==> run Z: inputs <==
==> flow/design.v (excerpt) <==
module wallace_mul(input [15:0] a, input [15:0] b, output [32:0] out, input clk);
export LEC_CHECK = 0
export ABC_AREA = 1
export CAP_MARGIN = 20
export CORE_MARGIN = 2
export CORE_UTILIZATION = 72
export CTS_CLUSTER_DIAMETER = 396
export CTS_CLUSTER_SIZE = 15
export SETUP_SLACK_MARGIN = -0.14
export SLEW_MARGIN = 20
create_clock -name core_clock -period 2.36 [get_ports {clk}]
run.sh (not shown) runs the stock make flow with config.mk's settings and CLKGATE_MAP_FILE=.
==> run F: changes against run Z <==
ABC_AREA = 0   (was 1)
CAP_MARGIN = 0   (was 20)
CORE_MARGIN = 3   (was 2)
CORE_UTILIZATION = 17   (was 72)
CTS_CLUSTER_DIAMETER = default   (was 396)
CTS_CLUSTER_SIZE = default   (was 15)
GPL_ROUTABILITY_DRIVEN = 0   (was default)
HOLD_SLACK_MARGIN = -0.01   (was default)
MAX_ROUTING_LAYER = met4   (was default)
PLACE_DENSITY = 0.47   (was default)
SETUP_SLACK_MARGIN = default   (was -0.14)
SLEW_MARGIN = 40   (was 20)
==> flow/constraint.sdc (replaced) <==
create_clock -name core_clock -period 4.4 [get_ports {clk}]
set_input_delay 0.8800 -clock core_clock [delete_from_list [all_inputs] [get_ports {clk}]]
set_output_delay 0.8800 -clock core_clock [all_outputs]
set_load 0.01 [all_outputs]
==> run A: changes against run Z <==
ABC_AREA = default   (was 1)
CORE_ASPECT_RATIO = 0.73   (was default)
CORE_UTILIZATION = 28   (was 72)
CTS_CLUSTER_DIAMETER = default   (was 396)
CTS_CLUSTER_SIZE = default   (was 15)
GPL_ROUTABILITY_DRIVEN = 0   (was default)
GPL_TIMING_DRIVEN = 1   (was default)
MIN_ROUTING_LAYER = met1   (was default)
PLACE_DENSITY_LB_ADDON = 0.19   (was default)
SETUP_SLACK_MARGIN = 1.34   (was -0.14)
SLEW_MARGIN = 25   (was 20)
==> flow/constraint.sdc (replaced) <==
create_clock -name core_clock -period 4.55 [get_ports {clk}]
set_input_delay 0.9100 -clock core_clock [delete_from_list [all_inputs] [get_ports {clk}]]
set_output_delay 0.9100 -clock core_clock [all_outputs]
set_load 0.01 [all_outputs]
==> qor summary <==
item                                                                                             run Z                    run F                    run A
Run status                                                                    finished with violations  complete, no violations  complete, no violations
Reasons for failing layout checks                                                 negative setup slack                        -                        -
Inserted tap cell count                                                                            448                     1876                     1116
Net count, final                                                                                  2724                     2134                     2173
Worst clock skew                                                                              16.31 ps                 22.78 ps                 17.08 ps
Post-route insts no fill                                                                          2828                     3721                     3001
Nets at Floorplan                                                                                 2570                     2059                     2059
Number of design-rule violations left by the first detailed-router iteration                      1032                      409                      586
Number of cells in Yosys stat                                                                     2225                     1714                     1714
Met2 WL                                                                                       34590 µm                 22500 µm                 18820 µm
Startpoint of the most critical hold path                                                    v[13][20]                m15_2[22]                 u[9][10]
First element of the critical path                                                            temp[21]                 temp[19]                 temp[11]
FF-to-FF setup slack                                                                           1010 ps                  3380 ps                  3550 ps
Power share of the clock group                                                                   0.212                    0.291                    0.292

* * *

==> 07-08 <==
Starting RTL as in the previous note.
Settings: LEC_CHECK=0, ABC_AREA=1, CAP_MARGIN=20, CORE_MARGIN=2, CORE_UTILIZATION=70, CTS_CLUSTER_DIAMETER=272, PLACE_DENSITY=0.6, SLEW_MARGIN=20; clock period 2.46 ns.
==> inputs of 10-09, as changes to 07-08 <==
--- a/flow/config.mk
+++ b/flow/config.mk
@@ -7,7 +7,6 @@
 export LEC_CHECK = 0
-export ABC_AREA = 1
 export CAP_MARGIN = 20
 export CORE_MARGIN = 2
-export CORE_UTILIZATION = 70
-export CTS_CLUSTER_DIAMETER = 272
+export CORE_UTILIZATION = 72
+export CTS_CLUSTER_DIAMETER = 397
 export PLACE_DENSITY = 0.6
==> flow/constraint.sdc (replaced) <==
create_clock -name core_clock -period 3.95 [get_ports {clk}]
set_input_delay 0.7900 -clock core_clock [delete_from_list [all_inputs] [get_ports {clk}]]
set_output_delay 0.7900 -clock core_clock [all_outputs]
set_load 0.01 [all_outputs]
==> inputs of 07-01, as changes to 07-08 <==
--- a/flow/config.mk
+++ b/flow/config.mk
@@ -10,5 +10,5 @@
 export CORE_MARGIN = 2
-export CORE_UTILIZATION = 70
-export CTS_CLUSTER_DIAMETER = 272
-export PLACE_DENSITY = 0.6
+export CORE_UTILIZATION = 57
+export PLACE_DENSITY_LB_ADDON = 0.11
+export SETUP_SLACK_MARGIN = 0.49
 export SLEW_MARGIN = 20
==> flow/constraint.sdc (replaced) <==
create_clock -name core_clock -period 2.44 [get_ports {clk}]
set_input_delay 0.4880 -clock core_clock [delete_from_list [all_inputs] [get_ports {clk}]]
set_output_delay 0.4880 -clock core_clock [all_outputs]
set_load 0.01 [all_outputs]
==> inputs of 08-20, as changes to 07-08 <==
--- a/flow/config.mk
+++ b/flow/config.mk
@@ -7,7 +7,5 @@
 export LEC_CHECK = 0
-export ABC_AREA = 1
 export CAP_MARGIN = 20
 export CORE_MARGIN = 2
-export CORE_UTILIZATION = 70
-export CTS_CLUSTER_DIAMETER = 272
+export CORE_UTILIZATION = 40
 export PLACE_DENSITY = 0.6
==> flow/constraint.sdc (replaced) <==
create_clock -name core_clock -period 4.22 [get_ports {clk}]
set_input_delay 0.8440 -clock core_clock [delete_from_list [all_inputs] [get_ports {clk}]]
set_output_delay 0.8440 -clock core_clock [all_outputs]
set_load 0.01 [all_outputs]
==> comparison <==
Clock power is about the same in 07-01 and 07-08. Non-clock buffer count is the same in 08-20 and 10-09. Core utilization, lowest first: 08-20, 07-01, 10-09, 07-08. Clock-buffer cell count, lowest first: 10-09, 08-20, 07-01, 07-08. Area after synthesis is the same in 08-20 and 10-09. 08-20 completed without violations. 07-01 completed, yet does not pass: negative setup slack. 10-09 reached the layout checks and failed them: negative setup slack. 07-08 completed and failed the layout checks on negative setup slack.
==> figures <==
quantity	08-20	07-01	07-08	10-09
Run status	finished clean	failed layout checks	failed layout checks	failed layout checks
Reasons for failing layout checks	-	negative setup slack	negative setup slack	negative setup slack
Die height	249 um	213 um	192 um	186 um
Total net switching power	5760 uW	11600 uW	13200 uW	6620 uW
Total GRT Usage	0.138	0.205	0.333	0.304
Via-per-instance ratio	4.40	4.55	5.34	5.46
Overall die area	61900 um^2	45200 um^2	36900 um^2	34800 um^2
Combinational cell area excluding buffers and inverters	9300 um^2	10000 um^2	10000 um^2	9300 um^2
Post-layout period usage of the worst path	0.965	1.19	1.23	1.00
Yosys stat chip area	24000 um^2	24800 um^2	24800 um^2	24000 um^2
Fraction of power spent switching nets	0.288	0.308	0.334	0.305
Slowest cell delay on critical path	0.55 ns	0.35 ns	0.34 ns	0.54 ns

* * *

==> inputs of trial 55 <==
==> flow/design.v <==
module cla32(input [31:0]a, input [31:0]b,output [32:0]out);
wire [1:0]w[0:32], L1[0:31], L2[0:31], L3[0:31], L4[0:31],L5[0:31];
wire L6[31:0];
genvar q;
generate    for(q=0; q<=31; q=q+1) begin
                  current_status s(.a(a[q]),.b(b[q]),.t(w[q+1]));
            end
endgenerate
assign w[0] = 0;
generate    for(q=0;q<=30;q=q+1) begin
                  look_ahead l(.s(w[31-q]),.f(w[30-q]),.o(L1[q]));
            end
endgenerate
assign L1[31] = w[0];
generate    for(q=0;q<=29;q=q+1) begin
                  look_ahead l(.s(L1[q]),.f(L1[q+2]),.o(L2[q]));
            end
endgenerate
assign L2[30] = L1[30];
assign L2[31] = L1[31];
generate    for(q=0;q<=27;q=q+1) begin
                  look_ahead l(.s(L2[q]),.f(L2[q+4]),.o(L3[q]));
            end
endgenerate
assign {L3[28], L3[29], L3[30], L3[31]} = {L2[28], L2[29], L2[30], L2[31]};
generate    for(q=0;q<=23;q=q+1) begin
                  look_ahead l(.s(L3[q]),.f(L3[q+8]),.o(L4[q]));
            end
endgenerate
generate    for(q=24;q<=31;q=q+1) begin
                  assign L4[q] = L3[q];
            end
endgenerate
generate    for(q=0;q<=15;q=q+1) begin
                  look_ahead l(.s(L4[q]),.f(L4[q+16]),.o(L5[q]));
            end
endgenerate
generate    for(q=16;q<=31;q=q+1) begin
                  assign L5[q] = L4[q];
            end
endgenerate
generate    for(q=0;q<=31;q=q+1) begin
                  assign L6[q] = a[q] ^ b[q] ^ L5[31-q][0];
            end
endgenerate
generate    for(q=0;q<=31;q=q+1) begin
                  assign out[q] = L6[q];
            end
            assign out[32] = w[0];
endgenerate
endmodule
module current_status(input a,input b,output [1:0]t);
      assign {t[0],t[1]} = {a || b , a && b};
endmodule
module look_ahead(input [1:0]s, input [1:0]f,output [1:0]o);
      assign o[1] = (s[1] & s[0] & !f[1]) | (s[0] & f[1] & f[0]);
      assign o[0] = (s[1] & s[0] & !f[1] & !f[0]) | (f[0] & s[0]);
endmodule
module wallace_mul(input [15:0] a, input [15:0] b, output [32:0] out, input clk);
wire [30:0] m[0:15];
reg [30:0] m15_1,m15_2,m15_3;
reg [30:0] u[14:0];
reg [31:0] v[14:0];
reg [31:0] v10_1,v12_2,v12_1;
reg [31:0] temp;
reg [31:0] temp_v;
genvar q,k,i,j;
assign m[0] = b[0] == 0 ? 31'b0 : {15'b0,a};
assign m[1] = b[1] == 0 ? 31'b0 : {14'b0,a,1'b0};
assign m[2] = b[2] == 0 ? 31'b0 : {13'b0,a,2'b0};
assign m[3] = b[3] == 0 ? 31'b0 : {12'b0,a,3'b0};
assign m[4] = b[4] == 0 ? 31'b0 : {11'b0,a,4'b0};
assign m[5] = b[5] == 0 ? 31'b0 : {10'b0,a,5'b0};
assign m[6] = b[6] == 0 ? 31'b0 : {9'b0,a,6'b0};
assign m[7] = b[7] == 0 ? 31'b0 : {8'b0,a,7'b0};
assign m[8] = b[8] == 0 ? 31'b0 : {7'b0,a,8'b0};
assign m[9] = b[9] == 0 ? 31'b0 : {6'b0,a,9'b0};
assign m[10] = b[10] == 0 ? 31'b0 : {5'b0,a,10'b0};
assign m[11] = b[11] == 0 ? 31'b0 : {4'b0,a,11'b0};
assign m[12] = b[12] == 0 ? 31'b0 : {3'b0,a,12'b0};
assign m[13] = b[13] == 0 ? 31'b0 : {2'b0,a,13'b0};
assign m[14] = b[14] == 0 ? 31'b0 : {1'b0,a,14'b0};
assign m[15] = b[15] == 0 ? 31'b0 : {a,15'b0};
generate    for(q=0; q<=14; q=q+1) begin
                  always @ ( posedge clk )
                        v[q][0] <= 0;
            end
endgenerate
generate    for(k=0; k<=12; k=k+3) begin
                  for(q=0; q<=30; q=q+1) begin
                  always @ ( posedge clk ) begin
                        u[k][q] <= m[k][q] ^ m[k+1][q] ^ m[k+2][q];
                        v[k][q+1] <= m[k][q] && m[k+1][q] || m[k+2][q] && ( m[k][q] || m[k+1][q] );
                  end
                  end
            end
            always @ ( posedge clk )
                  m15_1 <= m[15];
            for(q=0; q<=30; q=q+1) begin
            always @ ( posedge clk ) begin
                        u[1][q] <= u[0][q] ^ v[0][q] ^ u[3][q];
                        v[1][q+1] <= u[0][q] && v[0][q] || u[3][q] && ( u[0][q] || v[0][q] );
            end
            end
            for(q=0; q<=30; q=q+1) begin
            always @ ( posedge clk ) begin
                        u[2][q] <= u[6][q] ^ v[6][q] ^ v[3][q];
                        v[2][q+1] <= u[6][q] && v[6][q] || v[3][q] && ( u[6][q] || v[6][q] );
            end
            end
            for(q=0; q<=30; q=q+1) begin
            always @ ( posedge clk ) begin
                  u[4][q] <= u[9][q] ^ v[9][q] ^ u[12][q];
                  v[4][q+1] <= u[9][q] && v[9][q] || u[12][q] && ( u[9][q] || v[9][q] );
            end
            end
            always @ ( posedge clk ) begin
                  m15_2 <= m15_1;
                  v12_1 <= v[12];
            end
            for(q=0; q<=30; q=q+1) begin
            always @ ( posedge clk ) begin
                  u[5][q] <= u[1][q] ^ v[1][q] ^ u[2][q];
                  v[5][q+1] <= u[1][q] && v[1][q] || u[2][q] && ( u[1][q] || v[1][q] );
            end
            end
            for(q=0; q<=30; q=q+1) begin
            always @ ( posedge clk ) begin
                  u[7][q] <= u[4][q] ^ v[4][q] ^ v[2][q];
                  v[7][q+1] <= u[4][q] && v[4][q] || v[2][q] && ( u[4][q] || v[4][q] );
            end
            end
            always @ ( posedge clk ) begin
                  m15_3 <= m15_2;
                  v12_2 <= v12_1;
            end
            for(q=0; q<=30; q=q+1) begin
            always @ ( posedge clk ) begin
                  u[8][q] <= u[5][q] ^ v[5][q] ^ u[7][q];
                  v[8][q+1] <= u[5][q] && v[5][q] || u[7][q] && ( u[5][q] || v[5][q] );
            end
            end
            for(q=0; q<=30; q=q+1) begin
            always @ ( posedge clk ) begin
                  u[10][q] <= m15_3[q] ^ v12_2[q] ^ v[7][q];
                  v[10][q+1] <= m15_3[q] && v12_2[q] || v[7][q] && ( m15_3[q] || v12_2[q] );
            end
            end
            for(q=0; q<=30; q=q+1) begin
            always @ ( posedge clk ) begin
                  u[11][q] <= u[8][q] ^ v[8][q] ^ u[10][q];
                  v[11][q+1] <= u[8][q] && v[8][q] || u[10][q] && ( u[8][q] || v[8][q] );
            end
            end
            always @ ( posedge clk )
                  v10_1 <= v[10];
            for(q=0; q<=30; q=q+1) begin
            always @ ( posedge clk ) begin
                  u[13][q] <= u[11][q] ^ v[11][q] ^ v10_1[q];
                  v[13][q+1] <= u[11][q] && v[11][q] || v10_1[q] && ( u[11][q] || v[11][q] );
            end
            end
endgenerate
always @ ( posedge clk ) begin
      temp <= {1'b0,u[13]};
      temp_v <= v[13];
end
cla32 object(.a(temp),.b(temp_v),.out(out));
endmodule
==> flow/run.sh <==
#!/bin/bash
# the make line also repeats each setting of config.mk as NAME=value (left out here)
make -C /OpenROAD-flow-scripts/flow DESIGN_CONFIG=/design/flow/config.mk WORK_HOME=/design/flow/orfs CLKGATE_MAP_FILE= finish
==> flow/config.mk <==
export PLATFORM = sky130hd
export DESIGN_NAME = wallace_mul
export DESIGN_NICKNAME = wallace_mul
export VERILOG_FILES = /design/flow/design.v
export SDC_FILE = /design/flow/constraint.sdc
export NUM_CORES = 4
export LEC_CHECK = 0
export ABC_AREA = 0
export CAP_MARGIN = 35
export CORE_MARGIN = 2
export CORE_UTILIZATION = 17
export GPL_ROUTABILITY_DRIVEN = 0
export MAX_ROUTING_LAYER = met4
export PLACE_DENSITY = 0.47
export SLEW_MARGIN = 40
==> flow/constraint.sdc <==
create_clock -name core_clock -period 4.4 [get_ports {clk}]
set_input_delay 0.8800 -clock core_clock [delete_from_list [all_inputs] [get_ports {clk}]]
set_output_delay 0.8800 -clock core_clock [all_outputs]
set_load 0.01 [all_outputs]
==> trial 95: changes against trial 55 <==
- ABC_AREA: 0 -> default
- CAP_MARGIN: 35 -> 20
- CORE_UTILIZATION: 17 -> 40
- GPL_ROUTABILITY_DRIVEN: 0 -> default
- MAX_ROUTING_LAYER: met4 -> default
- PLACE_DENSITY: 0.47 -> 0.6
- SLEW_MARGIN: 40 -> 20
==> flow/constraint.sdc (replaced) <==
create_clock -name core_clock -period 4.25 [get_ports {clk}]
set_input_delay 0.8500 -clock core_clock [delete_from_list [all_inputs] [get_ports {clk}]]
set_output_delay 0.8500 -clock core_clock [all_outputs]
set_load 0.01 [all_outputs]
==> trial 29: changes against trial 55 <==
- ABC_AREA: 0 -> default
- CAP_MARGIN: 35 -> 20
- CORE_UTILIZATION: 17 -> 71
- GPL_ROUTABILITY_DRIVEN: 0 -> default
- HOLD_SLACK_MARGIN: default -> -0.05
- MAX_ROUTING_LAYER: met4 -> default
- PLACE_DENSITY: 0.47 -> 0.6
- SETUP_SLACK_MARGIN: default -> 0.68
- SLEW_MARGIN: 40 -> 20
- TNS_END_PERCENT: default -> 5
==> flow/constraint.sdc (replaced) <==
create_clock -name core_clock -period 2.41 [get_ports {clk}]
set_input_delay 0.4820 -clock core_clock [delete_from_list [all_inputs] [get_ports {clk}]]
set_output_delay 0.4820 -clock core_clock [all_outputs]
set_load 0.01 [all_outputs]
==> metrics.yaml <==
outcome: "timing/DRC/antenna clean"
power.density_nw_per_um2: 667
combPwrFrac: 0.248
cp-endpoint: "out[22]"
die_y_um: 379
rr_endpoint: "u[5][12]"
htreeDepth: 3
worst_path_largest_cell_delay_ns: 0.61
The numbers above come from trial 55.

==> metrics.yaml <==
die_y_um: 188
drtAntennaViolNets: 0
rr_endpoint: "u[8][11]"
gp_congestion: 0.845
combPwrFrac: 0.292
so_faults: "setup timing"
final.setup.worst_slack_ns: -0.981
setup_viol: 23
cp-endpoint: "out[20]"
p_seq_frac: 0.437
outcome: "finished with violations"
worst_path_largest_cell_delay_ns: 0.35
syn_nets: 2059
htreeDepth: 2
The numbers above come from trial 29.

==> metrics.yaml <==
outcome: "timing/DRC/antenna clean"
cp-endpoint: "out[19]"
power.density_nw_per_um2: 714
combPwrFrac: 0.237
worstPathMaxFanout: 5
cp_cell_sequence: "inv_1 > ha_1 > and3b_1 > nor2_1 > nor2_1 > a21bo_4 > a31oi_1 > xnor2_1 > clkdlybuf4s50_1"
rr_endpoint: "u[5][12]"
placed_cell_area_um2: 25200
worstPathRequired_ns: 3.40
htreeDepth: 3
chipWidth_um: 249
flops: 716
met2_length_um: 18800
log.warning_count: 62
arrival_ns: 3.19
clock_latency_ns: 0.59
worst_path_largest_cell_delay_ns: 0.58
The numbers above come from trial 95.

Power is estimated from default activity; no workload was simulated.
